fjord:
// cpu_system
module cpu_system(
    input          clk,
    input          reset,
    output         imem_read,
    output [5:0]   imem_addr,
    input  [127:0] imem_rdata,
    input          imem_busywait,
    output         dmem_read,
    output         dmem_write,
    output [5:0]   dmem_addr,
    output [31:0]  dmem_wdata,
    input  [31:0]  dmem_rdata,
    input          dmem_busywait,
    output         ret_valid,
    output [31:0]  ret_pc,
    output         ret_rf_we,
    output [2:0]   ret_rf_waddr,
    output [7:0]   ret_rf_wdata
);
Size in the first run: about 5,500 cells after synthesis, ~260 I/O pins.
Settings: LEC_CHECK=0, ABC_AREA=1, CAP_MARGIN=20, CELL_PAD_IN_SITES_GLOBAL_PLACEMENT=0, CORE_MARGIN=2, CORE_UTILIZATION=61, CTS_CLUSTER_DIAMETER=29, CTS_CLUSTER_SIZE=34, GPL_ROUTABILITY_DRIVEN=1, HOLD_SLACK_MARGIN=0.29, MIN_ROUTING_LAYER=met1, PLACE_DENSITY=0.64, SETUP_SLACK_MARGIN=2.85, SLEW_MARGIN=20, TNS_END_PERCENT=5; clock period 9.54 ns.
run.sh (not shown) runs the stock make flow with config.mk's settings and CLKGATE_MAP_FILE=.
## Diff of input files: willow against fjord
- a deleted TNS_END_PERCENT that had been 5
- a change of CORE_UTILIZATION from 61 to 70
- a deleted HOLD_SLACK_MARGIN that had been 0.29
- a deleted ABC_AREA that had been 1
- a change of PLACE_DENSITY from 0.64 to 0.61
- a deleted CTS_CLUSTER_DIAMETER that had been 29
- a change of SETUP_SLACK_MARGIN from 2.85 to 1.57
- a change of the clock period (ns, I/O delays scaled along) from 9.54 to 6.53
[summary]
- In the summary table, willow is marked failed, with error GRT-0232 raised in 5_1_grt.
- The mux contribution to synthesized area reported for willow is greater than that of fjord by 12 points.
- Per the comparison of willow with fjord, yosys synthesis chip area has decreased, area share of and/or/nand/nor cells after synthesis dropped 11 points, weighted congestion reported at the end of routability-driven placement went up, row count now sits lower.
- Against fjord, synthesized cell count in willow fell by more than a quarter.
- willow against fjord: xor/xnor cell area share of the yosys netlist saw an increase, yosys stat cell total saw a decrease, count of cells resized by post-cts repair saw an increase.
For raven, these inputs were changed with respect to willow:
- a deleted SETUP_SLACK_MARGIN that had been 1.57
- a deleted CELL_PAD_IN_SITES_GLOBAL_PLACEMENT that had been 0
- a deleted CTS_CLUSTER_SIZE that had been 34
- a change of CORE_UTILIZATION from 70 to 60
- a deleted MIN_ROUTING_LAYER that had been met1
- a deleted PLACE_DENSITY that had been 0.61
- a deleted GPL_ROUTABILITY_DRIVEN that had been 1
- a change of the clock period (ns, I/O delays scaled along) from 6.53 to 5.4
### Flow results
[compare] base=willow new=raven: compound-gate portion of the synthesized area did not really move, die area saw an increase.
STATUS run=raven STAGES=ALL_DONE FINAL_CHECKS=FAILED CAUSE=setup timing
Core box area ends up higher on raven.
raven: routability-driven placement congestion ratio about 7% below willow
Vertical die size (raven over willow): increase, about 8%
When raven is measured against willow, its total CTS buffers turns out 0.87% higher.
Taking willow as the reference, in raven post-CTS setup buffer count shows an increase of about 14%, cell total after placement shows an increase of about 4.4%, row count shows an increase of 8, post-placement worst setup slack shows a reduction of 1.01 ns, number of top-level pins shows no meaningful change.
diff inputs: raven => zinc
- changing CORE_UTILIZATION from 60 to 40
- changing the clock period (ns, I/O delays scaled along) from 5.4 to 9.72
## What came out
- zinc ended with every stage complete and zero timing, DRC or antenna violations.
- Going from raven to zinc, area of placed instances decreased by about 6% relative to the old numbers, count of pins over their slew limit ~0 delta.
### zinc -> yarrow
- changing CORE_UTILIZATION from 40 to 66
- setting SETUP_SLACK_MARGIN to 0.83 for the first time
- setting CTS_CLUSTER_SIZE to 17 for the first time
- changing the clock period (ns, I/O delays scaled along) from 9.72 to 5.4
## What came out
The more densely filled core belongs to yarrow, not zinc. Cell area: zinc and yarrow compared, lower one is zinc. Summary of zinc and yarrow: one run falls short of a clean finish, namely yarrow. Although yarrow finished all stages, its layout failed final checks on setup timing. zinc vs yarrow, timing endpoint of the critical path: ret_rf_wdata[1] vs ret_rf_wdata[4]. Cmp zinc and yarrow / via count / higher: yarrow.
#### Input delta (ember over yarrow)
- HOLD_SLACK_MARGIN: unset -> 0.29
- CORE_UTILIZATION: 66 -> 70
- PLACE_DENSITY_LB_ADDON: unset -> 0.0
- SETUP_SLACK_MARGIN: 0.83 -> 1.42
- CTS_CLUSTER_SIZE: 17 -> 50
### Flow results
- ember did not finish; a tool error ended it in 5_1_grt.
- yarrow → ember: HPWL after detailed placement now sits higher; worst setup slack before clock tree synthesis now sits lower; effective utilization at floorplan now sits higher; post-cts gate resize count now sits higher.


Starting RTL as in the previous note.
==> flow/design.v (excerpt) <==
module cpu_system(
    input          clk,
    input          reset,
    output         imem_read,
    output [5:0]   imem_addr,
    input  [127:0] imem_rdata,
    input          imem_busywait,
    output         dmem_read,
    output         dmem_write,
    output [5:0]   dmem_addr,
    output [31:0]  dmem_wdata,
    input  [31:0]  dmem_rdata,
    input          dmem_busywait,
    output         ret_valid,
    output [31:0]  ret_pc,
    output         ret_rf_we,
    output [2:0]   ret_rf_waddr,
    output [7:0]   ret_rf_wdata
);
export LEC_CHECK = 0
export CAP_MARGIN = 20
export CELL_PAD_IN_SITES_GLOBAL_PLACEMENT = 0
export CORE_MARGIN = 2
export CORE_UTILIZATION = 70
export CTS_CLUSTER_DIAMETER = 384
export CTS_CLUSTER_SIZE = 20
export GPL_ROUTABILITY_DRIVEN = 0
export MAX_ROUTING_LAYER = met4
export MIN_ROUTING_LAYER = met1
export PLACE_DENSITY = 0.35
export SETUP_SLACK_MARGIN = 2.1
export SLEW_MARGIN = 20
export TNS_END_PERCENT = 50
create_clock -name core_clock -period 7.77 [get_ports {clk}]
The starting point produced a layout that fails on setup timing.
Next try:
CELL_PAD_IN_SITES_GLOBAL_PLACEMENT = unset   (was 0)
CORE_UTILIZATION = 66   (was 70)
CTS_CLUSTER_DIAMETER = unset   (was 384)
CTS_CLUSTER_SIZE = unset   (was 20)
GPL_ROUTABILITY_DRIVEN = unset   (was 0)
MAX_ROUTING_LAYER = unset   (was met4)
MIN_ROUTING_LAYER = unset   (was met1)
PLACE_DENSITY = unset   (was 0.35)
SETUP_SLACK_MARGIN = unset   (was 2.1)
TNS_END_PERCENT = unset   (was 50)
clock period = 4.8 ns   (was 7.77 ns; I/O delays follow)
Effect: The new run produced a layout that fails on setup timing; worst setup slack loses 1.8 ns; clock-buffer cell count rises by 35; cell area increases by about 4.7%; utilization shrinks by 1.1 points; wire length increases by about 15%.
Next try:
ABC_AREA = 1   (was unset)
CORE_UTILIZATION = 70   (was 66)
CTS_CLUSTER_SIZE = 39   (was unset)
PLACE_DENSITY_LB_ADDON = 0.14   (was unset)
SETUP_SLACK_MARGIN = 0.74   (was unset)
clock period = 2.6 ns   (was 4.8 ns; I/O delays follow)
=> The new run never finished: it broke off in global routing, error GRT-0232; area after synthesis rose by 4.5%; die area fell by 1.4%; synthesized cell count rose by 52%.
Next try:
ABC_AREA = unset   (was 1)
CORE_UTILIZATION = 58   (was 70)
CTS_CLUSTER_SIZE = unset   (was 39)
PLACE_DENSITY_LB_ADDON = unset   (was 0.14)
SETUP_SLACK_MARGIN = unset   (was 0.74)
clock period = 5.4 ns   (was 2.6 ns; I/O delays follow)
After rerunning: With this change the flow finished with setup timing left; die size went up by 15%; synthesized area went down by 4.3%; synthesized cell count went down by 34%.
Next try:
CORE_UTILIZATION = 40   (was 58)
clock period = 5.37 ns   (was 5.4 ns; I/O delays follow)
=> The new run ran to the end with violations: setup timing. Routed wire length came out higher slightly. Global-route usage decreases by 10 points. Setup slack gets better by 0.052 ns. Final cell count grows by roughly a tenth. Synthesized area does not change. Synthesized cell count stays the same.
Next try:
CORE_UTILIZATION = 70   (was 40)
CTS_CLUSTER_SIZE = 49   (was unset)
HOLD_SLACK_MARGIN = 0.3   (was unset)
PLACE_DENSITY_LB_ADDON = 0.0   (was unset)
SETUP_SLACK_MARGIN = 0.65   (was unset)
clock period = 5.4 ns   (was 5.37 ns; I/O delays follow)
=> Now the flow never finished: it broke off in global routing; die size is lower by 42%; synthesized cell count is unchanged; synthesized area does not change.


== tundra ==
cpu_system again, from the RTL that the note above started with.
==> flow/config.mk <==
export PLATFORM = sky130hd
export DESIGN_NAME = cpu_system
export DESIGN_NICKNAME = cpu_system
export VERILOG_FILES = /design/flow/design.v
export SDC_FILE = /design/flow/constraint.sdc
export NUM_CORES = 4
export LEC_CHECK = 0
export ABC_AREA = 1
export CAP_MARGIN = 20
export CELL_PAD_IN_SITES_DETAIL_PLACEMENT = 1
export CELL_PAD_IN_SITES_GLOBAL_PLACEMENT = 3
export CORE_MARGIN = 7
export CORE_UTILIZATION = 42
export CTS_CLUSTER_SIZE = 34
export GPL_ROUTABILITY_DRIVEN = 0
export GPL_TIMING_DRIVEN = 0
export HOLD_SLACK_MARGIN = 0.05
export MAX_ROUTING_LAYER = met4
export MIN_ROUTING_LAYER = met2
export PLACE_DENSITY = 0.94
export SETUP_SLACK_MARGIN = 4.09
export SLEW_MARGIN = 20
export TNS_END_PERCENT = 70
==> flow/constraint.sdc <==
create_clock -name core_clock -period 15.1 [get_ports {clk}]
set_input_delay 3.0200 -clock core_clock [delete_from_list [all_inputs] [get_ports {clk}]]
set_output_delay 3.0200 -clock core_clock [all_outputs]
set_load 0.01 [all_outputs]
tundra: PASS, flow complete, no timing, DRC or antenna violations
What nickel does differently from tundra at the input level:
- a deleted PLACE_DENSITY that had been 0.94
- a deleted MIN_ROUTING_LAYER that had been met2
- a deleted TNS_END_PERCENT that had been 70
- a deleted GPL_TIMING_DRIVEN that had been 0
- a deleted CELL_PAD_IN_SITES_GLOBAL_PLACEMENT that had been 3
- a deleted CTS_CLUSTER_SIZE that had been 34
- a deleted GPL_ROUTABILITY_DRIVEN that had been 0
- a deleted HOLD_SLACK_MARGIN that had been 0.05
- a deleted MAX_ROUTING_LAYER that had been met4
- a deleted ABC_AREA that had been 1
- a change of CORE_MARGIN from 7 to 2
- a deleted SETUP_SLACK_MARGIN that had been 4.09
- a change of CORE_UTILIZATION from 42 to 40
- a change of the clock period (ns, I/O delays scaled along) from 15.1 to 9.0
--- outcome ---
Delta (nickel minus tundra): mean routed wirelength per cell went up by 4.7%; ratio of final minimum period to clock period picked up an extra 32 points.
Layout checks on nickel: not met. Flow itself completed; violations: setup timing.
Relative to tundra, the cell area of nickel is lower by 0.73%.
Of nickel and tundra, tundra shows the lower sequential share of layout area, with nickel above it.
nickel packs its core looser than tundra.
> inputs changed (nickel -> violet)
- CORE_UTILIZATION now 66, was 40
- PLACE_DENSITY_LB_ADDON now 0.0, previously not set
- CELL_PAD_IN_SITES_DETAIL_PLACEMENT no longer set, was 1
- CTS_CLUSTER_SIZE now 49, previously not set
- TNS_END_PERCENT now 10, previously not set
- SETUP_SLACK_MARGIN now 1.59, previously not set
- the clock period (ns, I/O delays scaled along) now 5.4, was 9.0
==> comparison <==
Every stage of violet finished as expected; the final checks, on the other hand, flagged setup timing, which means the layout fails. Combinational gate area came out higher on violet than on nickel. Comparing nickel and violet, height of the chip is lower on violet. After synthesis and placement, the instance count of violet is below that of nickel. [violet vs nickel] depth of the worst register-to-register path: lower in violet. Delta (violet minus nickel): detailed-router iteration count before antenna repair rose by 1, number of non-clock buffers went up.
Changes in maple relative to violet:
- changing CTS_CLUSTER_SIZE from 49 to 17
- changing CAP_MARGIN from 20 to 40
- changing SETUP_SLACK_MARGIN from 1.59 to 1.29
- setting CTS_CLUSTER_DIAMETER to 352 for the first time
- setting HOLD_SLACK_MARGIN to 0.27 for the first time
==> comparison <==
- Across violet and maple, no clean finish was achieved.
- maple: complete, dirty (setup timing)
- Side by side, layout overhead on the synthesized area turned out lower in maple than in violet.
- Pin count of the biggest net entering global routing came out exactly the same in violet and maple.
- In maple, the worst setup slack came out 0.45 ns above the value in violet.
- ret_rf_wdata[0] as the destination of the critical timing path was reported by violet, and ret_rf_we by maple.
- [compare] base=violet new=maple: fmax picked up an extra 5.3%; post-route cell area lost about 2.2%.
